$ cat flow/design.v
`timescale 1ns/1ps
module adder_32bit (
    input wire [31:0] a,
    input wire [31:0] b,
    output wire [31:0] sum
);
    wire [31:0] p, g;
    wire [32:0] c;
    assign c[0] = 1'b0;
    wire [7:0] block_p, block_g;
    wire [8:0] block_c;
    assign block_c[0] = 1'b0;
    assign p = a ^ b;   
    assign g = a & b;   
    assign c[1] = g[0] | (p[0] & c[0]);
    assign c[2] = g[1] | (p[1] & c[1]);
    assign c[3] = g[2] | (p[2] & c[2]);
    assign c[4] = g[3] | (p[3] & c[3]);
    assign block_p[0] = p[0] & p[1] & p[2] & p[3];
    assign block_g[0] = g[3] | (p[3] & g[2]) | (p[3] & p[2] & g[1]) | (p[3] & p[2] & p[1] & g[0]);
    assign c[5] = g[4] | (p[4] & c[4]);
    assign c[6] = g[5] | (p[5] & c[5]);
    assign c[7] = g[6] | (p[6] & c[6]);
    assign c[8] = g[7] | (p[7] & c[7]);
    assign block_p[1] = p[4] & p[5] & p[6] & p[7];
    assign block_g[1] = g[7] | (p[7] & g[6]) | (p[7] & p[6] & g[5]) | (p[7] & p[6] & p[5] & g[4]);
    assign c[9]  = g[8]  | (p[8]  & c[8]);
    assign c[10] = g[9]  | (p[9]  & c[9]);
    assign c[11] = g[10] | (p[10] & c[10]);
    assign c[12] = g[11] | (p[11] & c[11]);
    assign block_p[2] = p[8] & p[9] & p[10] & p[11];
    assign block_g[2] = g[11] | (p[11] & g[10]) | (p[11] & p[10] & g[9]) | (p[11] & p[10] & p[9] & g[8]);
    assign c[13] = g[12] | (p[12] & c[12]);
    assign c[14] = g[13] | (p[13] & c[13]);
    assign c[15] = g[14] | (p[14] & c[14]);
    assign c[16] = g[15] | (p[15] & c[15]);
    assign block_p[3] = p[12] & p[13] & p[14] & p[15];
    assign block_g[3] = g[15] | (p[15] & g[14]) | (p[15] & p[14] & g[13]) | (p[15] & p[14] & p[13] & g[12]);
    assign c[17] = g[16] | (p[16] & c[16]);
    assign c[18] = g[17] | (p[17] & c[17]);
    assign c[19] = g[18] | (p[18] & c[18]);
    assign c[20] = g[19] | (p[19] & c[19]);
    assign block_p[4] = p[16] & p[17] & p[18] & p[19];
    assign block_g[4] = g[19] | (p[19] & g[18]) | (p[19] & p[18] & g[17]) | (p[19] & p[18] & p[17] & g[16]);
    assign c[21] = g[20] | (p[20] & c[20]);
    assign c[22] = g[21] | (p[21] & c[21]);
    assign c[23] = g[22] | (p[22] & c[22]);
    assign c[24] = g[23] | (p[23] & c[23]);
    assign block_p[5] = p[20] & p[21] & p[22] & p[23];
    assign block_g[5] = g[23] | (p[23] & g[22]) | (p[23] & p[22] & g[21]) | (p[23] & p[22] & p[21] & g[20]);
    assign c[25] = g[24] | (p[24] & c[24]);
    assign c[26] = g[25] | (p[25] & c[25]);
    assign c[27] = g[26] | (p[26] & c[26]);
    assign c[28] = g[27] | (p[27] & c[27]);
    assign block_p[6] = p[24] & p[25] & p[26] & p[27];
    assign block_g[6] = g[27] | (p[27] & g[26]) | (p[27] & p[26] & g[25]) | (p[27] & p[26] & p[25] & g[24]);
    assign c[29] = g[28] | (p[28] & c[28]);
    assign c[30] = g[29] | (p[29] & c[29]);
    assign c[31] = g[30] | (p[30] & c[30]);
    assign c[32] = g[31] | (p[31] & c[31]);
    assign block_p[7] = p[28] & p[29] & p[30] & p[31];
    assign block_g[7] = g[31] | (p[31] & g[30]) | (p[31] & p[30] & g[29]) | (p[31] & p[30] & p[29] & g[28]);
    assign block_c[1] = block_g[0] | (block_p[0] & block_c[0]);
    assign block_c[2] = block_g[1] | (block_p[1] & block_c[1]);
    assign block_c[3] = block_g[2] | (block_p[2] & block_c[2]);
    assign block_c[4] = block_g[3] | (block_p[3] & block_c[3]);
    assign block_c[5] = block_g[4] | (block_p[4] & block_c[4]);
    assign block_c[6] = block_g[5] | (block_p[5] & block_c[5]);
    assign block_c[7] = block_g[6] | (block_p[6] & block_c[6]);
    assign block_c[8] = block_g[7] | (block_p[7] & block_c[7]);
    assign sum = p ^ c[31:0];
endmodule
`timescale 1ns/1ps
module csa_32bit (
    input wire [31:0] a,
    input wire [31:0] b,
    input wire [31:0] c,
    output wire [31:0] sum,
    output wire [31:0] carry
);
    genvar i;
    generate
        for (i = 0; i < 32; i = i + 1) begin : csa_bit
            full_adder fa (
                .a(a[i]),
                .b(b[i]),
                .c_in(c[i]),
                .sum(sum[i]),
                .c_out(carry[i])
            );
        end
    endgenerate
endmodule
module full_adder (
    input wire a,
    input wire b,
    input wire c_in,
    output wire sum,
    output wire c_out
);
    wire xor_ab, and_ab, and_xor_cin;
    xor_gate xor1 (.a(a), .b(b), .out(xor_ab));
    xor_gate xor2 (.a(xor_ab), .b(c_in), .out(sum));
    and_gate and1 (.a(a), .b(b), .out(and_ab));
    and_gate and2 (.a(xor_ab), .b(c_in), .out(and_xor_cin));
    or_gate or1 (.a(and_ab), .b(and_xor_cin), .out(c_out));
endmodule
`timescale 1ns/1ps
module and_gate (
    input wire a,
    input wire b,
    output wire out
);
    and(out,a,b);
endmodule
module xor_gate (
    input wire a,
    input wire b,
    output wire out
);
    xor(out,a,b);
endmodule
module or_gate (
    input wire a,
    input wire b,
    output wire out
);
    or(out,a,b);
endmodule
module multiplier_16bit (
    input wire [15:0] a,
    input wire [15:0] b,
    output wire [31:0] product
);
    wire [31:0] pp [15:0];
    genvar i, j;
    generate
        for (i = 0; i < 16; i = i + 1) begin : pp_row
            for (j = 0; j < 16; j = j + 1) begin : pp_col
                wire pp_bit;
                and pp_and (pp_bit, a[j], b[i]);
                assign pp[i][j+i] = pp_bit;
            end
            if (i > 0) begin : lower_zeros
                for (j = 0; j < i; j = j + 1) begin : lz
                    assign pp[i][j] = 1'b0;
                end
            end
            if (i + 16 < 32) begin : upper_zeros
                for (j = i + 16; j < 32; j = j + 1) begin : uz
                    assign pp[i][j] = 1'b0;
                end
            end
        end
    endgenerate
    wire [31:0] s1_sum[5:0], s1_carry[5:0];
    csa_32bit csa1_0 (.a(pp[0]), .b(pp[1]), .c(pp[2]), .sum(s1_sum[0]), .carry(s1_carry[0]));
    csa_32bit csa1_1 (.a(pp[3]), .b(pp[4]), .c(pp[5]), .sum(s1_sum[1]), .carry(s1_carry[1]));
    csa_32bit csa1_2 (.a(pp[6]), .b(pp[7]), .c(pp[8]), .sum(s1_sum[2]), .carry(s1_carry[2]));
    csa_32bit csa1_3 (.a(pp[9]), .b(pp[10]), .c(pp[11]), .sum(s1_sum[3]), .carry(s1_carry[3]));
    csa_32bit csa1_4 (.a(pp[12]), .b(pp[13]), .c(pp[14]), .sum(s1_sum[4]), .carry(s1_carry[4]));
    assign s1_sum[5] = pp[15];
    assign s1_carry[5] = 32'd0;
    wire [31:0] s2_sum[3:0], s2_carry[3:0];
    csa_32bit csa2_0 (.a(s1_sum[0]), .b({s1_carry[0][30:0], 1'b0}), .c(s1_sum[1]),
                      .sum(s2_sum[0]), .carry(s2_carry[0]));
    csa_32bit csa2_1 (.a({s1_carry[1][30:0], 1'b0}), .b(s1_sum[2]), .c({s1_carry[2][30:0], 1'b0}),
                      .sum(s2_sum[1]), .carry(s2_carry[1]));
    csa_32bit csa2_2 (.a(s1_sum[3]), .b({s1_carry[3][30:0], 1'b0}), .c(s1_sum[4]),
                      .sum(s2_sum[2]), .carry(s2_carry[2]));
    csa_32bit csa2_3 (.a({s1_carry[4][30:0], 1'b0}), .b(s1_sum[5]), .c({s1_carry[5][30:0], 1'b0}),
                      .sum(s2_sum[3]), .carry(s2_carry[3]));
    wire [31:0] s3_sum[2:0], s3_carry[2:0];
    csa_32bit csa3_0 (.a(s2_sum[0]), .b({s2_carry[0][30:0], 1'b0}), .c(s2_sum[1]),
                      .sum(s3_sum[0]), .carry(s3_carry[0]));
    csa_32bit csa3_1 (.a({s2_carry[1][30:0], 1'b0}), .b(s2_sum[2]), .c({s2_carry[2][30:0], 1'b0}),
                      .sum(s3_sum[1]), .carry(s3_carry[1]));
    assign s3_sum[2] = s2_sum[3];
    assign s3_carry[2] = {s2_carry[3][30:0], 1'b0};
    wire [31:0] s4_sum[1:0], s4_carry[1:0];
    csa_32bit csa4_0 (.a(s3_sum[0]), .b({s3_carry[0][30:0], 1'b0}), .c(s3_sum[1]),
                      .sum(s4_sum[0]), .carry(s4_carry[0]));
    csa_32bit csa4_1 (.a({s3_carry[1][30:0], 1'b0}), .b(s3_sum[2]), .c(s3_carry[2]),
                      .sum(s4_sum[1]), .carry(s4_carry[1]));
    wire [31:0] final_sum, final_carry;
    csa_32bit csa_final (.a(s4_sum[0]), .b({s4_carry[0][30:0], 1'b0}), .c(s4_sum[1]),
                         .sum(final_sum), .carry(final_carry));
    wire [31:0] shifted_carry;
    assign shifted_carry = {final_carry[30:0], 1'b0};
    wire [31:0] temp_sum;
    adder_32bit final_adder1 (.a(final_sum), .b(shifted_carry), .sum(temp_sum));
    wire [31:0] shifted_carry2;
    assign shifted_carry2 = {s4_carry[1][30:0], 1'b0};
    adder_32bit final_adder2 (.a(temp_sum), .b(shifted_carry2), .sum(product));
endmodule
`timescale 1ns/1ps
module pe (
    input wire clk,
    input wire rst_n,
    input wire en,
    input wire [15:0] a_in,       
    input wire [15:0] b_in,       
    input wire [31:0] partial_sum_in,   
    input wire load_acc,          
    output reg [15:0] a_out,      
    output reg [15:0] b_out,      
    output wire [31:0] acc_out    
);
    wire [31:0] mult_result;
    wire [31:0] add_result;
    reg [31:0] accumulator;
    multiplier_16bit mult_inst (
        .a(a_in),
        .b(b_in),
        .product(mult_result)
    );
    adder_32bit add_inst (
        .a(accumulator),
        .b(mult_result),
        .sum(add_result)
    );
    always @(posedge clk or negedge rst_n) begin
        if (!rst_n) begin
            accumulator <= 32'd0;
        end else if (load_acc) begin
            accumulator <= partial_sum_in;
        end else if (en) begin
            accumulator <= add_result;
        end
    end
    always @(posedge clk or negedge rst_n) begin
        if (!rst_n) begin
            a_out <= 16'd0;
            b_out <= 16'd0;
        end else if (en) begin
            a_out <= a_in;
            b_out <= b_in;
        end
    end
    assign acc_out = accumulator;
endmodule
`timescale 1ns/1ps
module mac_array_4x4 (
    input wire clk,
    input wire rst_n,
    input wire en,
    input wire load_acc,
    input wire [15:0] a_in_0,
    input wire [15:0] a_in_1,
    input wire [15:0] a_in_2,
    input wire [15:0] a_in_3,
    input wire [15:0] b_in_0,
    input wire [15:0] b_in_1,
    input wire [15:0] b_in_2,
    input wire [15:0] b_in_3,
    input wire [511:0] partial_sum_init,
    output wire [31:0] result_0_0, result_0_1, result_0_2, result_0_3,
    output wire [31:0] result_1_0, result_1_1, result_1_2, result_1_3,
    output wire [31:0] result_2_0, result_2_1, result_2_2, result_2_3,
    output wire [31:0] result_3_0, result_3_1, result_3_2, result_3_3
);
    wire [15:0] a_wire [0:3][0:4];   
    wire [15:0] b_wire [0:4][0:3];   
    assign a_wire[0][0] = a_in_0;
    assign a_wire[1][0] = a_in_1;
    assign a_wire[2][0] = a_in_2;
    assign a_wire[3][0] = a_in_3;
    assign b_wire[0][0] = b_in_0;
    assign b_wire[0][1] = b_in_1;
    assign b_wire[0][2] = b_in_2;
    assign b_wire[0][3] = b_in_3;
    wire [31:0] acc_out [0:3][0:3];
    genvar row, col;
    generate
        for (row = 0; row < 4; row = row + 1) begin : pe_row
            for (col = 0; col < 4; col = col + 1) begin : pe_col
                pe pe_inst (
                    .clk(clk),
                    .rst_n(rst_n),
                    .en(en),
                    .a_in(a_wire[row][col]),
                    .b_in(b_wire[row][col]),
                    .partial_sum_in(partial_sum_init[(row*4+col)*32 +: 32]),
                    .load_acc(load_acc),
                    .a_out(a_wire[row][col+1]),
                    .b_out(b_wire[row+1][col]),
                    .acc_out(acc_out[row][col])
                );
            end
        end
    endgenerate
    assign result_0_0 = acc_out[0][0];
    assign result_0_1 = acc_out[0][1];
    assign result_0_2 = acc_out[0][2];
    assign result_0_3 = acc_out[0][3];
    assign result_1_0 = acc_out[1][0];
    assign result_1_1 = acc_out[1][1];
    assign result_1_2 = acc_out[1][2];
    assign result_1_3 = acc_out[1][3];
    assign result_2_0 = acc_out[2][0];
    assign result_2_1 = acc_out[2][1];
    assign result_2_2 = acc_out[2][2];
    assign result_2_3 = acc_out[2][3];
    assign result_3_0 = acc_out[3][0];
    assign result_3_1 = acc_out[3][1];
    assign result_3_2 = acc_out[3][2];
    assign result_3_3 = acc_out[3][3];
endmodule
$ cat flow/run.sh
#!/bin/bash
# the make line also repeats each setting of config.mk as NAME=value (left out here)
make -C /OpenROAD-flow-scripts/flow DESIGN_CONFIG=/design/flow/config.mk WORK_HOME=/design/flow/orfs CLKGATE_MAP_FILE= finish
$ cat flow/config.mk
export PLATFORM = sky130hd
export DESIGN_NAME = mac_array_4x4
export DESIGN_NICKNAME = mac_array_4x4
export VERILOG_FILES = /design/flow/design.v
export SDC_FILE = /design/flow/constraint.sdc
export NUM_CORES = 4
export LEC_CHECK = 0
export ABC_AREA = 1
export CAP_MARGIN = 10
export CELL_PAD_IN_SITES_GLOBAL_PLACEMENT = 3
export CORE_MARGIN = 2
export CORE_UTILIZATION = 26
export CTS_CLUSTER_SIZE = 40
export GPL_ROUTABILITY_DRIVEN = 1
export GPL_TIMING_DRIVEN = 0
export MIN_ROUTING_LAYER = met1
export PLACE_DENSITY_LB_ADDON = 0.14
export SETUP_SLACK_MARGIN = 5.0
export SLEW_MARGIN = 10
$ cat flow/constraint.sdc
create_clock -name core_clock -period 18.6 [get_ports {clk}]
set_input_delay 3.7200 -clock core_clock [delete_from_list [all_inputs] [get_ports {clk}]]
set_output_delay 3.7200 -clock core_clock [all_outputs]
set_load 0.01 [all_outputs]
==> flow_summary.html, run 1 <==
<h3>Run summary</h3>
<table>
<tr><th>Metric</th><th>Value</th></tr>
<tr><th colspan="2">Worst setup path</th></tr>
<tr><td>Worst setup slack for register-to-register paths</td><td>3.80 ns</td></tr>
<tr><td>R2r endpoint</td><td>pe_row[0].pe_col[3].pe_inst.accumulator[31]</td></tr>
<tr><td>Most frequent CP cell</td><td>sky130_fd_sc_hd__fa_2</td></tr>
<tr><td>Crit path kind</td><td>in -&gt; reg</td></tr>
<tr><td>Endpoint required time on the critical path</td><td>19.41 ns</td></tr>
<tr><td>Worst path slowest cell</td><td>sky130_fd_sc_hd__fa_1</td></tr>
<tr><td>Max incr delay on CP</td><td>0.58 ns</td></tr>
<tr><td>Startpoint type of the worst setup path</td><td>input port</td></tr>
<tr><td>CP top delay family</td><td>adder cells</td></tr>
<tr><td>Data arrival time of the critical path</td><td>16.92 ns</td></tr>
<tr><td>Critical Path Sink</td><td>pe_row[0].pe_col[3].pe_inst.accumulator[31]</td></tr>
<tr><td>Peak fanout along the critical path</td><td>2</td></tr>
<tr><td>Beginning of the critical path</td><td>b_in_3[1]</td></tr>
<tr><td>Setup crit end kind</td><td>register</td></tr>
<tr><td>Number of gates on the worst path with buffers counted</td><td>45</td></tr>
<tr><td>Register-to-Register Path Depth</td><td>44</td></tr>
<tr><td>Critical R2R Launch</td><td>pe_row[0].pe_col[2].pe_inst.a_out[1]</td></tr>
<tr><td>Sum of buffers and inverters on the critical path</td><td>8</td></tr>
<tr><th colspan="2">Worst hold path</th></tr>
<tr><td>Hold WC Path Type</td><td>reg -&gt; reg</td></tr>
<tr><td>Endpoint of the worst hold path</td><td>pe_row[3].pe_col[1].pe_inst.accumulator[0]</td></tr>
<tr><td>Beginning of the worst hold path</td><td>pe_row[3].pe_col[1].pe_inst.accumulator[0]</td></tr>
<tr><td>Number of stages on the worst hold path</td><td>2</td></tr>
<tr><th colspan="2">Final timing</th></tr>
<tr><td>Highest attainable clock frequency</td><td>62.1 MHz</td></tr>
<tr><td>Worst-case setup margin in the final layout</td><td>2.49 ns</td></tr>
<tr><td>Slew headroom</td><td>7.26%</td></tr>
<tr><td>Transition at the pin with the smallest max-transition slack</td><td>1.39 ns</td></tr>
<tr><td>Total count of max-transition violations in the final report</td><td>0</td></tr>
<tr><td>TNS Setup</td><td>0 ns</td></tr>
<tr><td>Final Hold Slack</td><td>0.529 ns</td></tr>
<tr><td>Shortest period the worst path allows</td><td>16.11 ns</td></tr>
<tr><td>Share of the clock period used by the worst path</td><td>86.6%</td></tr>
<tr><td>Clock Skews</td><td>0.0877 ns</td></tr>
<tr><td>Unrepaired setup endpoints after global routing</td><td>true</td></tr>
<tr><td>Total setup violations reported at the end of the flow</td><td>0</td></tr>
<tr><td>Final hold violation count</td><td>0</td></tr>
<tr><th colspan="2">Detailed routing</th></tr>
<tr><td>First-pass iteration count of the detailed router</td><td>7</td></tr>
<tr><td>Wirelength per Cell</td><td>24.2 um</td></tr>
<tr><td>Total number of vias</td><td>133,000</td></tr>
<tr><td>Drt via density</td><td>4.08</td></tr>
<tr><td>Drt total wl</td><td>787,000 um</td></tr>
<tr><td>Post-detailed-route DRC marker count</td><td>0</td></tr>
<tr><td>First-iteration detailed-routing DRC count</td><td>7,181</td></tr>
<tr><td>Residual antenna-violating net count after detailed routing</td><td>0</td></tr>
<tr><th colspan="2">Synthesis</th></tr>
<tr><td>Number of distinct library cells after synthesis</td><td>25</td></tr>
<tr><td>Post-Synth XOR/XNOR Area</td><td>0.195%</td></tr>
<tr><td>Ranking of synthesized cells by instance count</td><td>sky130_fd_sc_hd__inv_1 (8,540), sky130_fd_sc_hd__nand2_1 (4,837), sky130_fd_sc_hd__fa_1 (4,032), sky130_fd_sc_hd__clkbuf_1 (1,086), sky130_fd_sc_hd__ha_1 (1,024)</td></tr>
<tr><td>Synth Area per Inst</td><td>8.27 um^2</td></tr>
<tr><td>Synth mux share</td><td>0.803%</td></tr>
<tr><td>Number of standard cells after synthesis</td><td>21,700</td></tr>
<tr><td>Simple-gate portion of the synthesized area</td><td>10.6%</td></tr>
<tr><td>Number of nets produced by synthesis</td><td>27,400</td></tr>
<tr><td>Area leader, netlist</td><td>sky130_fd_sc_hd__fa_1</td></tr>
<tr><td>Synthesis area per yosys</td><td>179,000 um^2</td></tr>
<tr><td>Mapped cell area</td><td>179,000 um^2</td></tr>
<tr><td>Logic family by area</td><td>adder cells</td></tr>
<tr><td>Async set-reset flop share out of synthesis</td><td>100%</td></tr>
<tr><td>Register area share after synthesis</td><td>12.5%</td></tr>
<tr><td>Most repeated cell in the gate-level netlist after synthesis</td><td>sky130_fd_sc_hd__inv_1</td></tr>
<tr><td>Commonest register cell after synthesis</td><td>sky130_fd_sc_hd__dfrtp_1</td></tr>
<tr><td>Compound-Gate Fraction of Synth Area</td><td>3.14%</td></tr>
<tr><td>Post-Synth Adder-Cell Area</td><td>52.1%</td></tr>
<tr><td>Number of synthesized flops with an enable pin</td><td>0</td></tr>
<tr><td>Total cells reported by yosys after synthesis</td><td>21,700</td></tr>
<tr><td>Number of storage elements in the synthesis netlist</td><td>896</td></tr>
<tr><td>Post-synth area hogs</td><td>sky130_fd_sc_hd__fa_1 (45%), sky130_fd_sc_hd__inv_1 (18%), sky130_fd_sc_hd__dfrtp_1 (12%)</td></tr>
<tr><td>Top area contributor share</td><td>45.0%</td></tr>
<tr><td>Warnings from Yosys</td><td>3</td></tr>
<tr><th colspan="2">Place</th></tr>
<tr><td>Cells after DPL</td><td>32,000</td></tr>
<tr><td>Final weighted congestion of routability-driven global placement</td><td>0.838</td></tr>
<tr><td>Number of input and output port buffers inserted</td><td>1,026</td></tr>
<tr><td>Detailed Place HPWL</td><td>659,000 um</td></tr>
<tr><td>DP Worst Slack</td><td>0.131 ns</td></tr>
<tr><th colspan="2">Floorplan</th></tr>
<tr><td>Die Size</td><td>697,000 um^2</td></tr>
<tr><td>Number of top-level design ports</td><td>1,156</td></tr>
<tr><td>Die X-Extent</td><td>835 um</td></tr>
<tr><td>Standard cell core area</td><td>689,000 um^2</td></tr>
<tr><td>Die Height</td><td>835 um</td></tr>
<tr><td>Initial Utilization</td><td>26.1%</td></tr>
<tr><td>Row count</td><td>305</td></tr>
<tr><th colspan="2">Clock network</th></tr>
<tr><td>Clock latency on the worst-skew pair</td><td>0.99 ns</td></tr>
<tr><td>Maximum clock path buffer count</td><td>4</td></tr>
<tr><td>Number of sinks driven by the clock tree</td><td>896</td></tr>
<tr><td>Master cell of the clock root buffer</td><td>sky130_fd_sc_hd__clkbuf_16</td></tr>
<tr><td>TritonCTS Buffers</td><td>150</td></tr>
<tr><td>Clock Pin Slew Worst Setup and Hold Paths</td><td>0.06 ns</td></tr>
<tr><td>H-tree lvl count</td><td>4</td></tr>
<tr><td>Hold buffer count at cts</td><td>0</td></tr>
<tr><td>Clock tree from TritonCTS</td><td>done</td></tr>
<tr><th colspan="2">Job</th></tr>
<tr><td>Max-cap violation count</td><td>0</td></tr>
<tr><td>Total tool warning count</td><td>57</td></tr>
<tr><th colspan="2">GRT</th></tr>
<tr><td>Sum of overflow across all layers after global routing</td><td>0</td></tr>
<tr><td>Pin count of the biggest net entering global routing</td><td>120</td></tr>
<tr><td>Total global-route track usage</td><td>22.8%</td></tr>
<tr><td>Vias in the first global route</td><td>148,000</td></tr>
<tr><td>Antenna violations before repair</td><td>116</td></tr>
<tr><td>First-pass GRT wire length</td><td>1,130,000 um</td></tr>
<tr><th colspan="2">Final layout</th></tr>
<tr><td>Final cell count without fillers</td><td>32,500</td></tr>
<tr><td>Final nets</td><td>28,800</td></tr>
<tr><td>Layout area overhead</td><td>21.0%</td></tr>
<tr><th colspan="2">Run status</th></tr>
<tr><td>Outcome</td><td>finished clean</td></tr>
</table>
## per-stage QoR
step	area, um^2	utilization, %
6_report	217000	31.5
5_1_grt	217000	31.5
4_1_cts	216000	31.3
3_5_place_dp	203000	29.5
3_3_place_gp	203000	29.4
2_1_floorplan	181000	-
## cell type report
type	count	area, um^2
fill	74000	472000
multi-input combinational	11000	123000
inverter	8543	32100
sequential	896	22400
timing repair buffer	1259	12500
tap	9210	11500
buffer	1263	10400
clock buffer	207	4290
clock inverter	62	776
antenna	74	185
## repair_timing
action / 4_1_cts / 5_1_grt
gates cloned: 1 / 1
resized: 1458 / 396
pin swaps: 276 / 231
buffers inserted: 157 / 50
setup endpoints to repair: 121 / 80
## per-layer routing
metal	GRT usage, %	vias up	share of wire, %
met5	0	-	0.022
met4	3.96	26	2.1
li1	-	61600	-
met2	39.0	2209	48
met3	2.22	443	4.0
met1	31.7	68500	45
==> run 2: changes to the inputs <==
ABC_AREA = not set   (was 1)
CAP_MARGIN = 0   (was 10)
CELL_PAD_IN_SITES_GLOBAL_PLACEMENT = not set   (was 3)
CORE_ASPECT_RATIO = 0.72   (was not set)
CORE_UTILIZATION = 72   (was 26)
CTS_CLUSTER_DIAMETER = 397   (was not set)
CTS_CLUSTER_SIZE = 11   (was 40)
GPL_ROUTABILITY_DRIVEN = not set   (was 1)
GPL_TIMING_DRIVEN = not set   (was 0)
HOLD_SLACK_MARGIN = 0.3   (was not set)
MIN_ROUTING_LAYER = not set   (was met1)
PLACE_DENSITY = 0.41   (was not set)
PLACE_DENSITY_LB_ADDON = not set   (was 0.14)
SETUP_SLACK_MARGIN = not set   (was 5.0)
SLEW_MARGIN = 20   (was 10)
TNS_END_PERCENT = 5   (was not set)
clock period = 8.1 ns   (was 18.6 ns; I/O delays follow)
==> run 2 against run 1 <==
Net effect: now fails the layout checks on setup timing; register-to-register slack got worse by 9.4 ns; synthesized area decreased by 2.4%; core utilization increased by 52 points; critical path type unchanged.
==> flow_summary.html, run 2 <==
<h3>Run summary</h3>
<table>
<tr><th>Metric</th><th>Value</th></tr>
<tr><th colspan="2">Run status</th></tr>
<tr><td>Outcome</td><td>complete, but fails checks</td></tr>
<tr><td>Fail Reasons</td><td>setup timing</td></tr>
<tr><th colspan="2">Synthesis</th></tr>
<tr><td>Compound-Gate Fraction of Synth Area</td><td>2.93%</td></tr>
<tr><td>Register area share after synthesis</td><td>12.8%</td></tr>
<tr><td>Async set-reset flop share out of synthesis</td><td>100%</td></tr>
<tr><td>Post-Synth Adder-Cell Area</td><td>53.4%</td></tr>
<tr><td>Number of storage elements in the synthesis netlist</td><td>896</td></tr>
<tr><td>Number of distinct library cells after synthesis</td><td>24</td></tr>
<tr><td>Most repeated cell in the gate-level netlist after synthesis</td><td>sky130_fd_sc_hd__inv_1</td></tr>
<tr><td>Total cells reported by yosys after synthesis</td><td>17,800</td></tr>
<tr><td>Number of synthesized flops with an enable pin</td><td>0</td></tr>
<tr><td>Synth Area per Inst</td><td>9.86 um^2</td></tr>
<tr><td>Warnings from Yosys</td><td>3</td></tr>
<tr><td>Commonest register cell after synthesis</td><td>sky130_fd_sc_hd__dfrtp_1</td></tr>
<tr><td>Synthesis area per yosys</td><td>175,000 um^2</td></tr>
<tr><td>Logic family by area</td><td>adder cells</td></tr>
<tr><td>Synth mux share</td><td>2.57%</td></tr>
<tr><td>Post-synth area hogs</td><td>sky130_fd_sc_hd__fa_1 (46%), sky130_fd_sc_hd__and2_1 (14%), sky130_fd_sc_hd__dfrtp_1 (13%)</td></tr>
<tr><td>Ranking of synthesized cells by instance count</td><td>sky130_fd_sc_hd__inv_1 (4,471), sky130_fd_sc_hd__fa_1 (4,032), sky130_fd_sc_hd__and2_1 (3,920), sky130_fd_sc_hd__nand2_1 (1,158), sky130_fd_sc_hd__ha_1 (1,024)</td></tr>
<tr><td>Top area contributor share</td><td>46.1%</td></tr>
<tr><td>Area leader, netlist</td><td>sky130_fd_sc_hd__fa_1</td></tr>
<tr><td>Simple-gate portion of the synthesized area</td><td>16.6%</td></tr>
<tr><td>Mapped cell area</td><td>175,000 um^2</td></tr>
<tr><td>Number of nets produced by synthesis</td><td>23,500</td></tr>
<tr><td>Number of standard cells after synthesis</td><td>17,800</td></tr>
<tr><td>Post-Synth XOR/XNOR Area</td><td>0.240%</td></tr>
<tr><th colspan="2">Worst setup path</th></tr>
<tr><td>Critical R2R Launch</td><td>pe_row[0].pe_col[1].pe_inst.a_out[2]</td></tr>
<tr><td>Peak fanout along the critical path</td><td>6</td></tr>
<tr><td>Beginning of the critical path</td><td>a_in_0[0]</td></tr>
<tr><td>Data arrival time of the critical path</td><td>14.71 ns</td></tr>
<tr><td>Register-to-Register Path Depth</td><td>40</td></tr>
<tr><td>Max incr delay on CP</td><td>0.67 ns</td></tr>
<tr><td>Sum of buffers and inverters on the critical path</td><td>7</td></tr>
<tr><td>Critical Path Sink</td><td>pe_row[0].pe_col[0].pe_inst.accumulator[31]</td></tr>
<tr><td>Number of gates on the worst path with buffers counted</td><td>42</td></tr>
<tr><td>Setup crit end kind</td><td>register</td></tr>
<tr><td>CP top delay family</td><td>adder cells</td></tr>
<tr><td>Worst path slowest cell</td><td>sky130_fd_sc_hd__clkdlybuf4s50_1</td></tr>
<tr><td>Startpoint type of the worst setup path</td><td>input port</td></tr>
<tr><td>Worst setup slack for register-to-register paths</td><td>-5.62 ns</td></tr>
<tr><td>Endpoint required time on the critical path</td><td>8.75 ns</td></tr>
<tr><td>Crit path kind</td><td>in -&gt; reg</td></tr>
<tr><td>Most frequent CP cell</td><td>sky130_fd_sc_hd__fa_2</td></tr>
<tr><td>R2r endpoint</td><td>pe_row[0].pe_col[2].pe_inst.accumulator[31]</td></tr>
<tr><th colspan="2">Clock network</th></tr>
<tr><td>Clock latency on the worst-skew pair</td><td>0.79 ns</td></tr>
<tr><td>H-tree lvl count</td><td>3</td></tr>
<tr><td>TritonCTS Buffers</td><td>91</td></tr>
<tr><td>Hold buffer count at cts</td><td>0</td></tr>
<tr><td>Number of sinks driven by the clock tree</td><td>896</td></tr>
<tr><td>Clock tree from TritonCTS</td><td>done</td></tr>
<tr><td>Clock Pin Slew Worst Setup and Hold Paths</td><td>0.10 ns</td></tr>
<tr><td>Maximum clock path buffer count</td><td>3</td></tr>
<tr><td>Master cell of the clock root buffer</td><td>sky130_fd_sc_hd__clkbuf_16</td></tr>
<tr><th colspan="2">Job</th></tr>
<tr><td>Max-cap violation count</td><td>0</td></tr>
<tr><td>Total tool warning count</td><td>87</td></tr>
<tr><th colspan="2">Final timing</th></tr>
<tr><td>Slew headroom</td><td>25.3%</td></tr>
<tr><td>TNS Setup</td><td>-790.17 ns</td></tr>
<tr><td>Final Hold Slack</td><td>0.574 ns</td></tr>
<tr><td>Transition at the pin with the smallest max-transition slack</td><td>1.12 ns</td></tr>
<tr><td>Worst-case setup margin in the final layout</td><td>-5.95 ns</td></tr>
<tr><td>Share of the clock period used by the worst path</td><td>174%</td></tr>
<tr><td>Shortest period the worst path allows</td><td>14.05 ns</td></tr>
<tr><td>Clock Skews</td><td>0.0435 ns</td></tr>
<tr><td>Highest attainable clock frequency</td><td>71.1 MHz</td></tr>
<tr><td>Total setup violations reported at the end of the flow</td><td>264</td></tr>
<tr><td>Final hold violation count</td><td>0</td></tr>
<tr><td>Total count of max-transition violations in the final report</td><td>0</td></tr>
<tr><td>Unrepaired setup endpoints after global routing</td><td>true</td></tr>
<tr><th colspan="2">Floorplan</th></tr>
<tr><td>Die Size</td><td>247,000 um^2</td></tr>
<tr><td>Initial Utilization</td><td>72.5%</td></tr>
<tr><td>Die X-Extent</td><td>585 um</td></tr>
<tr><td>Standard cell core area</td><td>242,000 um^2</td></tr>
<tr><td>Number of top-level design ports</td><td>1,156</td></tr>
<tr><td>Die Height</td><td>423 um</td></tr>
<tr><td>Row count</td><td>153</td></tr>
<tr><th colspan="2">Final layout</th></tr>
<tr><td>Final cell count without fillers</td><td>22,700</td></tr>
<tr><td>Fillers</td><td>14,500</td></tr>
<tr><td>Non-Filler Cell Area, Final</td><td>202,000 um^2</td></tr>
<tr><td>Final nets</td><td>25,100</td></tr>
<tr><td>Layout area overhead</td><td>15.0%</td></tr>
<tr><th colspan="2">Place</th></tr>
<tr><td>Placement-stage cell area</td><td>197,000 um^2</td></tr>
<tr><td>Detailed Place HPWL</td><td>416,000 um</td></tr>
<tr><td>DP Worst Slack</td><td>-7.09 ns</td></tr>
<tr><td>Final weighted congestion of routability-driven global placement</td><td>1.02</td></tr>
<tr><td>Cells after DPL</td><td>22,500</td></tr>
<tr><td>Number of input and output port buffers inserted</td><td>1,155</td></tr>
<tr><th colspan="2">GRT</th></tr>
<tr><td>First-pass GRT wire length</td><td>803,000 um</td></tr>
<tr><td>Antenna violations before repair</td><td>72</td></tr>
<tr><td>Vias in the first global route</td><td>138,000</td></tr>
<tr><td>Sum of overflow across all layers after global routing</td><td>0</td></tr>
<tr><td>Pin count of the biggest net entering global routing</td><td>204</td></tr>
<tr><td>Total global-route track usage</td><td>43.1%</td></tr>
<tr><th colspan="2">Worst hold path</th></tr>
<tr><td>Endpoint of the worst hold path</td><td>pe_row[3].pe_col[3].pe_inst.accumulator[24]</td></tr>
<tr><td>Beginning of the worst hold path</td><td>pe_row[3].pe_col[3].pe_inst.accumulator[24]</td></tr>
<tr><td>Number of stages on the worst hold path</td><td>2</td></tr>
<tr><td>Hold WC Path Type</td><td>reg -&gt; reg</td></tr>
<tr><th colspan="2">Detailed routing</th></tr>
<tr><td>First-pass iteration count of the detailed router</td><td>6</td></tr>
<tr><td>Drt total wl</td><td>508,000 um</td></tr>
<tr><td>Wirelength per Cell</td><td>22.4 um</td></tr>
<tr><td>First-iteration detailed-routing DRC count</td><td>10,300</td></tr>
<tr><td>Residual antenna-violating net count after detailed routing</td><td>0</td></tr>
<tr><td>Post-detailed-route DRC marker count</td><td>0</td></tr>
<tr><td>Total number of vias</td><td>127,000</td></tr>
<tr><td>Drt via density</td><td>5.59</td></tr>
</table>
==> run 2: layout make-up <==
type	count	area, um^2	area share, %
flip-flops and latches	896	22500	11.1
clock buffers	92	2300	1.14
well taps	3255	4070	2.02
inverters	4471	16800	8.33
clock inverters	6	73.8	0.0366
diodes	43	108	0.0534
multi-input cells	11600	135000	67.1
repair buffers	2277	20600	10.2
==> run 2: through the flow <==
step | util, %
final | 83.4
after global routing | 83.3
after CTS | 83.1
after detailed placement | 81.4
after global placement | 81.4
after floorplan | -
==> run 2: timing repair <==
item	CTS	global route
endpoints found under the setup margin	275	276
hold endpoints to repair	0	0
buffers inserted	27	6
resized	599	428
cloned	0	1
pin swaps	147	140
==> run 2: metal layers <==
| layer | part of all wire [%] | GRT usage (%) |
|---|---|---|
| met1 | 39 | 60.3 |
| met2 | 43 | 62.2 |
| met3 | 12 | 13.4 |
| met4 | 5.7 | 19.7 |
| met5 | 0.054 | 0 |
==> run 3: changes to the inputs <==
CAP_MARGIN = 15   (was 0)
CORE_ASPECT_RATIO = not set   (was 0.72)
CORE_UTILIZATION = 71   (was 72)
CTS_CLUSTER_DIAMETER = not set   (was 397)
CTS_CLUSTER_SIZE = not set   (was 11)
HOLD_SLACK_MARGIN = not set   (was 0.3)
PLACE_DENSITY = not set   (was 0.41)
TNS_END_PERCENT = not set   (was 5)
clock period = 11.3 ns   (was 8.1 ns; I/O delays follow)
==> run 3 against run 2 <==
Net effect: still fails the layout checks on setup timing; hold slack got worse by 0.0087 ns; synthesized cell count unchanged; sequential share of layout area fell by 0.051 points; wire length is 2.7% lower; critical path type unchanged; critical endpoint is now pe_row[3].pe_col[0].pe_inst.accumulator[31].
==> flow_summary.html, run 3 <==
<h3>Run summary</h3>
<table>
<tr><th>Metric</th><th>Value</th></tr>
<tr><th colspan="2">Detailed routing</th></tr>
<tr><td>Drt total wl</td><td>495,000 um</td></tr>
<tr><td>First-pass iteration count of the detailed router</td><td>6</td></tr>
<tr><td>First-iteration detailed-routing DRC count</td><td>9,270</td></tr>
<tr><td>Post-detailed-route DRC marker count</td><td>0</td></tr>
<tr><td>Wirelength per Cell</td><td>21.9 um</td></tr>
<tr><td>Drt via density</td><td>5.55</td></tr>
<tr><td>Residual antenna-violating net count after detailed routing</td><td>0</td></tr>
<tr><td>Total number of vias</td><td>125,000</td></tr>
<tr><th colspan="2">Synthesis</th></tr>
<tr><td>Logic family by area</td><td>adder cells</td></tr>
<tr><td>Total cells reported by yosys after synthesis</td><td>17,800</td></tr>
<tr><td>Commonest register cell after synthesis</td><td>sky130_fd_sc_hd__dfrtp_1</td></tr>
<tr><td>Async set-reset flop share out of synthesis</td><td>100%</td></tr>
<tr><td>Post-Synth Adder-Cell Area</td><td>53.4%</td></tr>
<tr><td>Most repeated cell in the gate-level netlist after synthesis</td><td>sky130_fd_sc_hd__inv_1</td></tr>
<tr><td>Top area contributor share</td><td>46.1%</td></tr>
<tr><td>Warnings from Yosys</td><td>3</td></tr>
<tr><td>Post-Synth XOR/XNOR Area</td><td>0.240%</td></tr>
<tr><td>Ranking of synthesized cells by instance count</td><td>sky130_fd_sc_hd__inv_1 (4,471), sky130_fd_sc_hd__fa_1 (4,032), sky130_fd_sc_hd__and2_1 (3,920), sky130_fd_sc_hd__nand2_1 (1,158), sky130_fd_sc_hd__ha_1 (1,024)</td></tr>
<tr><td>Mapped cell area</td><td>175,000 um^2</td></tr>
<tr><td>Number of distinct library cells after synthesis</td><td>24</td></tr>
<tr><td>Post-synth area hogs</td><td>sky130_fd_sc_hd__fa_1 (46%), sky130_fd_sc_hd__and2_1 (14%), sky130_fd_sc_hd__dfrtp_1 (13%)</td></tr>
<tr><td>Synth mux share</td><td>2.57%</td></tr>
<tr><td>Register area share after synthesis</td><td>12.8%</td></tr>
<tr><td>Number of standard cells after synthesis</td><td>17,800</td></tr>
<tr><td>Compound-Gate Fraction of Synth Area</td><td>2.93%</td></tr>
<tr><td>Number of storage elements in the synthesis netlist</td><td>896</td></tr>
<tr><td>Synthesis area per yosys</td><td>175,000 um^2</td></tr>
<tr><td>Synth Area per Inst</td><td>9.86 um^2</td></tr>
<tr><td>Number of synthesized flops with an enable pin</td><td>0</td></tr>
<tr><td>Simple-gate portion of the synthesized area</td><td>16.6%</td></tr>
<tr><td>Number of nets produced by synthesis</td><td>23,500</td></tr>
<tr><td>Area leader, netlist</td><td>sky130_fd_sc_hd__fa_1</td></tr>
<tr><th colspan="2">GRT</th></tr>
<tr><td>Vias in the first global route</td><td>139,000</td></tr>
<tr><td>Global routing met2 resource utilization</td><td>64.3%</td></tr>
<tr><td>Global routing met1 resource utilization</td><td>54.8%</td></tr>
<tr><td>Pin count of the biggest net entering global routing</td><td>202</td></tr>
<tr><td>Antenna violations before repair</td><td>61</td></tr>
<tr><td>First-pass GRT wire length</td><td>791,000 um</td></tr>
<tr><td>Met3 global-route usage</td><td>10.3%</td></tr>
<tr><td>Sum of overflow across all layers after global routing</td><td>0</td></tr>
<tr><td>Total global-route track usage</td><td>41.5%</td></tr>
<tr><td>Layer with the highest usage</td><td>met2</td></tr>
<tr><th colspan="2">Final timing</th></tr>
<tr><td>Highest attainable clock frequency</td><td>69.7 MHz</td></tr>
<tr><td>Worst-case setup margin in the final layout</td><td>-3.04 ns</td></tr>
<tr><td>Transition at the pin with the smallest max-transition slack</td><td>1.17 ns</td></tr>
<tr><td>Shortest period the worst path allows</td><td>14.34 ns</td></tr>
<tr><td>Clock Skews</td><td>0.0450 ns</td></tr>
<tr><td>Final hold violation count</td><td>0</td></tr>
<tr><td>Total setup violations reported at the end of the flow</td><td>131</td></tr>
<tr><td>Slew headroom</td><td>22.3%</td></tr>
<tr><td>Unrepaired setup endpoints after global routing</td><td>true</td></tr>
<tr><td>Total count of max-transition violations in the final report</td><td>0</td></tr>
<tr><td>Share of the clock period used by the worst path</td><td>127%</td></tr>
<tr><th colspan="2">Worst setup path</th></tr>
<tr><td>CP top delay family</td><td>adder cells</td></tr>
<tr><td>Startpoint type of the worst setup path</td><td>input port</td></tr>
<tr><td>R2r endpoint</td><td>pe_row[1].pe_col[2].pe_inst.accumulator[31]</td></tr>
<tr><td>Worst path slowest cell</td><td>sky130_fd_sc_hd__fa_1</td></tr>
<tr><td>Max incr delay on CP</td><td>0.54 ns</td></tr>
<tr><td>Sum of buffers and inverters on the critical path</td><td>7</td></tr>
<tr><td>Peak fanout along the critical path</td><td>8</td></tr>
<tr><td>Register-to-Register Path Depth</td><td>44</td></tr>
<tr><td>Crit path kind</td><td>in -&gt; reg</td></tr>
<tr><td>Setup crit end kind</td><td>register</td></tr>
<tr><td>Data arrival time of the critical path</td><td>15.06 ns</td></tr>
<tr><td>Number of gates on the worst path with buffers counted</td><td>44</td></tr>
<tr><td>Endpoint required time on the critical path</td><td>12.01 ns</td></tr>
<tr><td>Worst setup slack for register-to-register paths</td><td>-2.45 ns</td></tr>
<tr><td>Critical Path Sink</td><td>pe_row[3].pe_col[0].pe_inst.accumulator[31]</td></tr>
<tr><td>Beginning of the critical path</td><td>a_in_3[4]</td></tr>
<tr><td>Critical R2R Launch</td><td>pe_row[0].pe_col[2].pe_inst.b_out[0]</td></tr>
<tr><td>Most frequent CP cell</td><td>sky130_fd_sc_hd__fa_2</td></tr>
<tr><th colspan="2">Final layout</th></tr>
<tr><td>Layout area overhead</td><td>15.8%</td></tr>
<tr><td>Final Core Density</td><td>82.6%</td></tr>
<tr><td>Final nets</td><td>24,900</td></tr>
<tr><td>Non-Filler Cell Area, Final</td><td>203,000 um^2</td></tr>
<tr><td>Fillers</td><td>15,200</td></tr>
<tr><th colspan="2">Place</th></tr>
<tr><td>Final weighted congestion of routability-driven global placement</td><td>0.978</td></tr>
<tr><td>Placement-stage cell area</td><td>196,000 um^2</td></tr>
<tr><td>Number of input and output port buffers inserted</td><td>1,155</td></tr>
<tr><td>Detailed Place HPWL</td><td>400,000 um</td></tr>
<tr><th colspan="2">Clock network</th></tr>
<tr><td>Clock Pin Slew Worst Setup and Hold Paths</td><td>0.07 ns</td></tr>
<tr><td>Maximum clock path buffer count</td><td>3</td></tr>
<tr><td>TritonCTS Buffers</td><td>113</td></tr>
<tr><td>Master cell of the clock root buffer</td><td>sky130_fd_sc_hd__clkbuf_16</td></tr>
<tr><td>Clock latency on the worst-skew pair</td><td>0.82 ns</td></tr>
<tr><td>Hold buffer count at cts</td><td>0</td></tr>
<tr><td>Clock tree from TritonCTS</td><td>done</td></tr>
<tr><td>H-tree lvl count</td><td>3</td></tr>
<tr><td>Number of sinks driven by the clock tree</td><td>896</td></tr>
<tr><th colspan="2">Floorplan</th></tr>
<tr><td>Die Height</td><td>501 um</td></tr>
<tr><td>Number of top-level design ports</td><td>1,156</td></tr>
<tr><td>Row count</td><td>182</td></tr>
<tr><td>Standard cell core area</td><td>246,000 um^2</td></tr>
<tr><td>Die Size</td><td>251,000 um^2</td></tr>
<tr><td>Initial Utilization</td><td>71.3%</td></tr>
<tr><td>Die X-Extent</td><td>501 um</td></tr>
<tr><th colspan="2">Run status</th></tr>
<tr><td>Outcome</td><td>complete, but fails checks</td></tr>
<tr><td>Fail Reasons</td><td>setup timing</td></tr>
<tr><th colspan="2">Worst hold path</th></tr>
<tr><td>Endpoint of the worst hold path</td><td>pe_row[0].pe_col[2].pe_inst.b_out[9]</td></tr>
<tr><td>Hold WC Path Type</td><td>reg -&gt; reg</td></tr>
<tr><td>Number of stages on the worst hold path</td><td>1</td></tr>
<tr><td>Beginning of the worst hold path</td><td>pe_row[0].pe_col[2].pe_inst.b_out[9]</td></tr>
<tr><th colspan="2">Job</th></tr>
<tr><td>Max-cap violation count</td><td>0</td></tr>
<tr><td>Total tool warning count</td><td>79</td></tr>
</table>
==> run 3: stage by stage <==
step | hold WS [ns] | worst slack (ns) | instances | setup TNS [ns]
floorplan | 0.561 | -3.38 | 17800 | -189.26
global placement | 0.545 | -4.35 | 22300 | -303.35
global route | 0.591 | -3.36 | 22500 | -220.04
detailed placement | 0.546 | -4.54 | 22300 | -323.86
CTS | 0.564 | -3.17 | 22500 | -189.71
finish | 0.566 | -3.04 | 22600 | -186.73
==> run 3: metal layers <==
| layer | vias up | wire length (um) |
|---|---|---|
| li1 | 53900 | - |
| met3 | 1219 | 48300 |
| met5 | - | 160 |
| met2 | 5422 | 228000 |
| met4 | 24 | 32200 |
| met1 | 64800 | 186000 |
==> run 3: repair_timing <==
item / CTS / global route
setup buffers: 44 / 15
cloned: 1 / 1
pin swaps: 257 / 137
hold endpoints to repair: 0 / 0
resized: 668 / 285
endpoints found under the setup margin: 151 / 146
==> run 3: cell type report <==
cell class	count	area (um^2)	share of cell area (%)
clock inverter	62	925	0.456
antenna	26	65.1	0.0321
timing repair buffer	2124	19400	9.55
multi-input combinational	11600	136000	67.1
inverter	4471	16800	8.28
sequential	896	22500	11.1
tap	3220	4030	1.99
clock buffer	143	3120	1.54
==> run 4: changes to the inputs <==
CAP_MARGIN = 20   (was 15)
CORE_UTILIZATION = 60   (was 71)
clock period = 15.9 ns   (was 11.3 ns; I/O delays follow)
==> run 4 against run 3 <==
Net effect: via count down 3.8%; hold slack lost 0.055 ns; final area down 2.8%; highest routed layer unchanged; register-to-register slack improved by 3.0 ns; synthesized cell count stayed put; now clean on timing, DRC and antenna; die area up 18%; largest cell class unchanged; clock-buffer cell count rose by 7.
==> flow_summary.html, run 4 <==
<h3>Run summary</h3>
<table>
<tr><th>Metric</th><th>Value</th></tr>
<tr><th colspan="2">Run status</th></tr>
<tr><td>Outcome</td><td>finished clean</td></tr>
<tr><th colspan="2">Worst setup path</th></tr>
<tr><td>Critical Path Sink</td><td>pe_row[0].pe_col[2].pe_inst.accumulator[31]</td></tr>
<tr><td>Max incr delay on CP</td><td>0.57 ns</td></tr>
<tr><td>Critical R2R Launch</td><td>pe_row[0].pe_col[2].pe_inst.b_out[0]</td></tr>
<tr><td>Beginning of the critical path</td><td>b_in_2[3]</td></tr>
<tr><td>Crit path kind</td><td>in -&gt; reg</td></tr>
<tr><td>Endpoint required time on the critical path</td><td>16.72 ns</td></tr>
<tr><td>Most frequent CP cell</td><td>sky130_fd_sc_hd__fa_2</td></tr>
<tr><td>Data arrival time of the critical path</td><td>16.45 ns</td></tr>
<tr><td>Setup crit end kind</td><td>register</td></tr>
<tr><td>CP top delay family</td><td>adder cells</td></tr>
<tr><td>R2r endpoint</td><td>pe_row[1].pe_col[2].pe_inst.accumulator[31]</td></tr>
<tr><td>Startpoint type of the worst setup path</td><td>input port</td></tr>
<tr><td>Sum of buffers and inverters on the critical path</td><td>8</td></tr>
<tr><td>Register-to-Register Path Depth</td><td>41</td></tr>
<tr><td>Peak fanout along the critical path</td><td>5</td></tr>
<tr><td>Number of gates on the worst path with buffers counted</td><td>44</td></tr>
<tr><td>Worst setup slack for register-to-register paths</td><td>0.52 ns</td></tr>
<tr><td>Worst path slowest cell</td><td>sky130_fd_sc_hd__fa_1</td></tr>
<tr><th colspan="2">Final timing</th></tr>
<tr><td>Slew headroom</td><td>18.6%</td></tr>
<tr><td>Final Hold Slack</td><td>0.511 ns</td></tr>
<tr><td>Unrepaired setup endpoints after global routing</td><td>true</td></tr>
<tr><td>Transition at the pin with the smallest max-transition slack</td><td>1.22 ns</td></tr>
<tr><td>Total setup violations reported at the end of the flow</td><td>0</td></tr>
<tr><td>Clock Skews</td><td>0.0552 ns</td></tr>
<tr><td>Share of the clock period used by the worst path</td><td>98.3%</td></tr>
<tr><td>Highest attainable clock frequency</td><td>64.0 MHz</td></tr>
<tr><td>Shortest period the worst path allows</td><td>15.63 ns</td></tr>
<tr><td>TNS Setup</td><td>0 ns</td></tr>
<tr><td>Total count of max-transition violations in the final report</td><td>0</td></tr>
<tr><td>Final hold violation count</td><td>0</td></tr>
<tr><th colspan="2">Synthesis</th></tr>
<tr><td>Post-synth area hogs</td><td>sky130_fd_sc_hd__fa_1 (46%), sky130_fd_sc_hd__and2_1 (14%), sky130_fd_sc_hd__dfrtp_1 (13%)</td></tr>
<tr><td>Number of nets produced by synthesis</td><td>23,500</td></tr>
<tr><td>Synth mux share</td><td>2.57%</td></tr>
<tr><td>Total cells reported by yosys after synthesis</td><td>17,800</td></tr>
<tr><td>Warnings from Yosys</td><td>3</td></tr>
<tr><td>Synth Area per Inst</td><td>9.86 um^2</td></tr>
<tr><td>Commonest register cell after synthesis</td><td>sky130_fd_sc_hd__dfrtp_1</td></tr>
<tr><td>Area leader, netlist</td><td>sky130_fd_sc_hd__fa_1</td></tr>
<tr><td>Compound-Gate Fraction of Synth Area</td><td>2.93%</td></tr>
<tr><td>Mapped cell area</td><td>175,000 um^2</td></tr>
<tr><td>Post-Synth XOR/XNOR Area</td><td>0.240%</td></tr>
<tr><td>Async set-reset flop share out of synthesis</td><td>100%</td></tr>
<tr><td>Simple-gate portion of the synthesized area</td><td>16.6%</td></tr>
<tr><td>Number of distinct library cells after synthesis</td><td>24</td></tr>
<tr><td>Register area share after synthesis</td><td>12.8%</td></tr>
<tr><td>Synthesis area per yosys</td><td>175,000 um^2</td></tr>
<tr><td>Number of storage elements in the synthesis netlist</td><td>896</td></tr>
<tr><td>Number of standard cells after synthesis</td><td>17,800</td></tr>
<tr><td>Most repeated cell in the gate-level netlist after synthesis</td><td>sky130_fd_sc_hd__inv_1</td></tr>
<tr><td>Number of synthesized flops with an enable pin</td><td>0</td></tr>
<tr><td>Top area contributor share</td><td>46.1%</td></tr>
<tr><td>Ranking of synthesized cells by instance count</td><td>sky130_fd_sc_hd__inv_1 (4,471), sky130_fd_sc_hd__fa_1 (4,032), sky130_fd_sc_hd__and2_1 (3,920), sky130_fd_sc_hd__nand2_1 (1,158), sky130_fd_sc_hd__ha_1 (1,024)</td></tr>
<tr><td>Post-Synth Adder-Cell Area</td><td>53.4%</td></tr>
<tr><td>Logic family by area</td><td>adder cells</td></tr>
<tr><th colspan="2">Floorplan</th></tr>
<tr><td>Row count</td><td>198</td></tr>
<tr><td>Die Size</td><td>296,000 um^2</td></tr>
<tr><td>Die X-Extent</td><td>544 um</td></tr>
<tr><td>Initial Utilization</td><td>60.3%</td></tr>
<tr><td>Die Height</td><td>544 um</td></tr>
<tr><td>Number of top-level design ports</td><td>1,156</td></tr>
<tr><td>Standard cell core area</td><td>291,000 um^2</td></tr>
<tr><th colspan="2">Worst hold path</th></tr>
<tr><td>Number of stages on the worst hold path</td><td>1</td></tr>
<tr><td>Hold WC Path Type</td><td>reg -&gt; reg</td></tr>
<tr><td>Beginning of the worst hold path</td><td>pe_row[1].pe_col[0].pe_inst.b_out[5]</td></tr>
<tr><td>Endpoint of the worst hold path</td><td>pe_row[1].pe_col[0].pe_inst.b_out[5]</td></tr>
<tr><th colspan="2">GRT</th></tr>
<tr><td>First-pass GRT wire length</td><td>786,000 um</td></tr>
<tr><td>Pin count of the biggest net entering global routing</td><td>214</td></tr>
<tr><td>Vias in the first global route</td><td>132,000</td></tr>
<tr><td>Antenna violations before repair</td><td>62</td></tr>
<tr><td>Total global-route track usage</td><td>34.9%</td></tr>
<tr><td>Sum of overflow across all layers after global routing</td><td>0</td></tr>
<tr><th colspan="2">Final layout</th></tr>
<tr><td>Non-Filler Cell Area, Final</td><td>197,000 um^2</td></tr>
<tr><td>Final nets</td><td>24,400</td></tr>
<tr><td>Layout area overhead</td><td>12.5%</td></tr>
<tr><th colspan="2">Clock network</th></tr>
<tr><td>H-tree lvl count</td><td>3</td></tr>
<tr><td>Clock latency on the worst-skew pair</td><td>0.92 ns</td></tr>
<tr><td>Clock tree from TritonCTS</td><td>done</td></tr>
<tr><td>Number of sinks driven by the clock tree</td><td>896</td></tr>
<tr><td>Post-CTS Repair Setup Buffers</td><td>0</td></tr>
<tr><td>Master cell of the clock root buffer</td><td>sky130_fd_sc_hd__clkbuf_16</td></tr>
<tr><td>Clock Pin Slew Worst Setup and Hold Paths</td><td>0.07 ns</td></tr>
<tr><td>TritonCTS Buffers</td><td>122</td></tr>
<tr><td>Maximum clock path buffer count</td><td>4</td></tr>
<tr><th colspan="2">Detailed routing</th></tr>
<tr><td>Post-detailed-route DRC marker count</td><td>0</td></tr>
<tr><td>Residual antenna-violating net count after detailed routing</td><td>0</td></tr>
<tr><td>First-iteration detailed-routing DRC count</td><td>7,239</td></tr>
<tr><td>Drt total wl</td><td>492,000 um</td></tr>
<tr><td>Wirelength per Cell</td><td>21.6 um</td></tr>
<tr><td>Drt via density</td><td>5.29</td></tr>
<tr><td>Total number of vias</td><td>121,000</td></tr>
<tr><td>First-pass iteration count of the detailed router</td><td>6</td></tr>
<tr><th colspan="2">Job</th></tr>
<tr><td>Max-cap violation count</td><td>0</td></tr>
<tr><td>Total tool warning count</td><td>74</td></tr>
<tr><th colspan="2">Place</th></tr>
<tr><td>Detailed Place HPWL</td><td>399,000 um</td></tr>
<tr><td>Final weighted congestion of routability-driven global placement</td><td>0.944</td></tr>
<tr><td>Placement-stage cell area</td><td>192,000 um^2</td></tr>
<tr><td>Number of input and output port buffers inserted</td><td>1,155</td></tr>
</table>
-- run 4: layer usage --
| metal | part of all wire [%] | global-route usage (%) |
|---|---|---|
| met5 | 0.040 | 0 |
| met4 | 3.6 | 10.7 |
| met3 | 7.9 | 7.04 |
| met2 | 46 | 54.6 |
| met1 | 43 | 49.6 |
-- run 4: cell type report --
type	instances	area (um^2)
clock inverters	72	990
flip-flops and latches	896	22400
diodes	35	87.6
inverters	4471	16800
multi-input cells	11600	133000
repair buffers	1623	15300
clock buffers	150	3360
well taps	3900	4880
fillers	23700	93600
-- run 4: timing repair --
action                     in CTS  in global routing
pin swaps                       7                 50
gates cloned                    0                  1
hold buffers                    0                  0
setup endpoints to repair       8                 16
resized                        33                131
-- run 4: stage by stage --
stage	instances	worst slack [ns]	utilization [%]
floorplan	17800	0.00680	-
global placement	22500	-1.10	66.1
detailed placement	22500	-1.28	66.1
CTS	22700	0.00985	67.7
global route	22800	-0.0494	67.8
finish	22800	0.271	67.8
==> run 5: changes to the inputs <==
CORE_ASPECT_RATIO = 1.67   (was not set)
CORE_UTILIZATION = 58   (was 60)
HOLD_SLACK_MARGIN = 0.29   (was not set)
SETUP_SLACK_MARGIN = -1.35   (was not set)
clock period = 14.5 ns   (was 15.9 ns; I/O delays follow)
==> run 5 against run 4 <==
Net effect: the layout now fails its checks (setup timing); critical path depth shrank 3; clock skew shrank 0.017 ns; sequential share of layout area shrank 0.10 points; setup slack lost 1.5 ns; synthesized area is the same; core utilization shrank 1.6 points; critical endpoint is now pe_row[0].pe_col[0].pe_inst.accumulator[31]; final cell count grew 1.3%; register-to-register slack lost 1.2 ns; largest cell class unchanged; highest routed layer unchanged; sequential cell count is the same.
==> flow_summary.html, run 5 <==
<h3>Run summary</h3>
<table>
<tr><th>Metric</th><th>Value</th></tr>
<tr><th colspan="2">Synthesis</th></tr>
<tr><td>Simple-gate portion of the synthesized area</td><td>16.6%</td></tr>
<tr><td>Warnings from Yosys</td><td>3</td></tr>
<tr><td>Commonest register cell after synthesis</td><td>sky130_fd_sc_hd__dfrtp_1</td></tr>
<tr><td>Synthesis area per yosys</td><td>175,000 um^2</td></tr>
<tr><td>Mapped cell area</td><td>175,000 um^2</td></tr>
<tr><td>Number of standard cells after synthesis</td><td>17,800</td></tr>
<tr><td>Area leader, netlist</td><td>sky130_fd_sc_hd__fa_1</td></tr>
<tr><td>Synth mux share</td><td>2.57%</td></tr>
<tr><td>Synth Area per Inst</td><td>9.86 um^2</td></tr>
<tr><td>Number of distinct library cells after synthesis</td><td>24</td></tr>
<tr><td>Top area contributor share</td><td>46.1%</td></tr>
<tr><td>Async set-reset flop share out of synthesis</td><td>100%</td></tr>
<tr><td>Logic family by area</td><td>adder cells</td></tr>
<tr><td>Compound-Gate Fraction of Synth Area</td><td>2.93%</td></tr>
<tr><th colspan="2">Place</th></tr>
<tr><td>Number of input and output port buffers inserted</td><td>1,155</td></tr>
<tr><td>DP Worst Slack</td><td>-2.63 ns</td></tr>
<tr><th colspan="2">Worst setup path</th></tr>
<tr><td>Critical Path Sink</td><td>pe_row[0].pe_col[0].pe_inst.accumulator[31]</td></tr>
<tr><td>Worst setup slack for register-to-register paths</td><td>-0.70 ns</td></tr>
<tr><td>R2r endpoint</td><td>pe_row[2].pe_col[2].pe_inst.accumulator[31]</td></tr>
<tr><td>Critical R2R Launch</td><td>pe_row[1].pe_col[2].pe_inst.b_out[1]</td></tr>
<tr><td>Register-to-Register Path Depth</td><td>40</td></tr>
<tr><td>Endpoint required time on the critical path</td><td>15.20 ns</td></tr>
<tr><td>Data arrival time of the critical path</td><td>16.42 ns</td></tr>
<tr><td>Beginning of the critical path</td><td>b_in_0[2]</td></tr>
<tr><td>Peak fanout along the critical path</td><td>5</td></tr>
<tr><td>Most frequent CP cell</td><td>sky130_fd_sc_hd__fa_2</td></tr>
<tr><td>Sum of buffers and inverters on the critical path</td><td>5</td></tr>
<tr><th colspan="2">Final timing</th></tr>
<tr><td>Transition at the pin with the smallest max-transition slack</td><td>1.02 ns</td></tr>
<tr><td>Highest attainable clock frequency</td><td>63.6 MHz</td></tr>
<tr><td>Slew headroom</td><td>32.0%</td></tr>
<tr><td>Final Hold Slack</td><td>0.551 ns</td></tr>
<tr><td>Clock Skews</td><td>0.0384 ns</td></tr>
<tr><td>TNS Setup</td><td>-21.53 ns</td></tr>
<tr><td>Final hold violation count</td><td>0</td></tr>
<tr><td>Worst-case setup margin in the final layout</td><td>-1.21 ns</td></tr>
<tr><td>Total setup violations reported at the end of the flow</td><td>40</td></tr>
<tr><td>Shortest period the worst path allows</td><td>15.71 ns</td></tr>
<tr><td>Unrepaired setup endpoints after global routing</td><td>true</td></tr>
<tr><th colspan="2">Floorplan</th></tr>
<tr><td>Die Height</td><td>714 um</td></tr>
<tr><td>Initial Utilization</td><td>58.3%</td></tr>
<tr><td>Die X-Extent</td><td>429 um</td></tr>
<tr><td>Standard cell core area</td><td>301,000 um^2</td></tr>
<tr><th colspan="2">Clock network</th></tr>
<tr><td>Hold buffer count at cts</td><td>0</td></tr>
<tr><td>Clock Pin Slew Worst Setup and Hold Paths</td><td>0.07 ns</td></tr>
<tr><td>Clock latency on the worst-skew pair</td><td>0.81 ns</td></tr>
<tr><td>Post-CTS Repair Setup Buffers</td><td>0</td></tr>
<tr><td>TritonCTS Buffers</td><td>106</td></tr>
<tr><th colspan="2">Detailed routing</th></tr>
<tr><td>First-pass iteration count of the detailed router</td><td>8</td></tr>
<tr><td>Drt total wl</td><td>533,000 um</td></tr>
<tr><td>Residual antenna-violating net count after detailed routing</td><td>0</td></tr>
<tr><td>Post-detailed-route DRC marker count</td><td>0</td></tr>
<tr><td>Total number of vias</td><td>123,000</td></tr>
<tr><td>Wirelength per Cell</td><td>23.1 um</td></tr>
<tr><th colspan="2">GRT</th></tr>
<tr><td>Antenna violations before repair</td><td>55</td></tr>
<tr><td>Sum of overflow across all layers after global routing</td><td>0</td></tr>
<tr><td>Met3 global-route usage</td><td>5.15%</td></tr>
<tr><td>Vias in the first global route</td><td>139,000</td></tr>
<tr><td>Pin count of the biggest net entering global routing</td><td>225</td></tr>
<tr><td>First-pass GRT wire length</td><td>832,000 um</td></tr>
<tr><th colspan="2">Run status</th></tr>
<tr><td>Outcome</td><td>complete, but fails checks</td></tr>
<tr><td>Fail Reasons</td><td>setup timing</td></tr>
<tr><th colspan="2">Final layout</th></tr>
<tr><td>Final nets</td><td>24,700</td></tr>
<tr><td>Non-Filler Cell Area, Final</td><td>199,000 um^2</td></tr>
</table>
## run 5: stage by stage
step,util (%),std cells
global route,66.2,23000
global placement,64.8,22800
finish,66.2,23100
detailed placement,64.8,22800
CTS,66.1,23000
floorplan,-,17800
## run 5: layer usage
metal | part of all wire, % | wire length, um
met4 | 7.8 | 41700
met5 | 0.050 | 268
met3 | 5.1 | 26900
met2 | 52 | 278000
met1 | 35 | 186000
## run 5: layout make-up
type | count | area (um^2)
inverters | 4471 | 16800
fillers | 25300 | 102000
repair buffers | 1914 | 17800
diodes | 30 | 75.1
clock inverters | 68 | 744
well taps | 3930 | 4920
multi-input cells | 11600 | 133000
clock buffers | 129 | 2850
flip-flops and latches | 896 | 22400
## run 5: repair_timing
item,4_1_cts,5_1_grt
setup endpoints to repair,14,16
gates cloned,0,0
gates resized,83,168
pin swaps,15,62
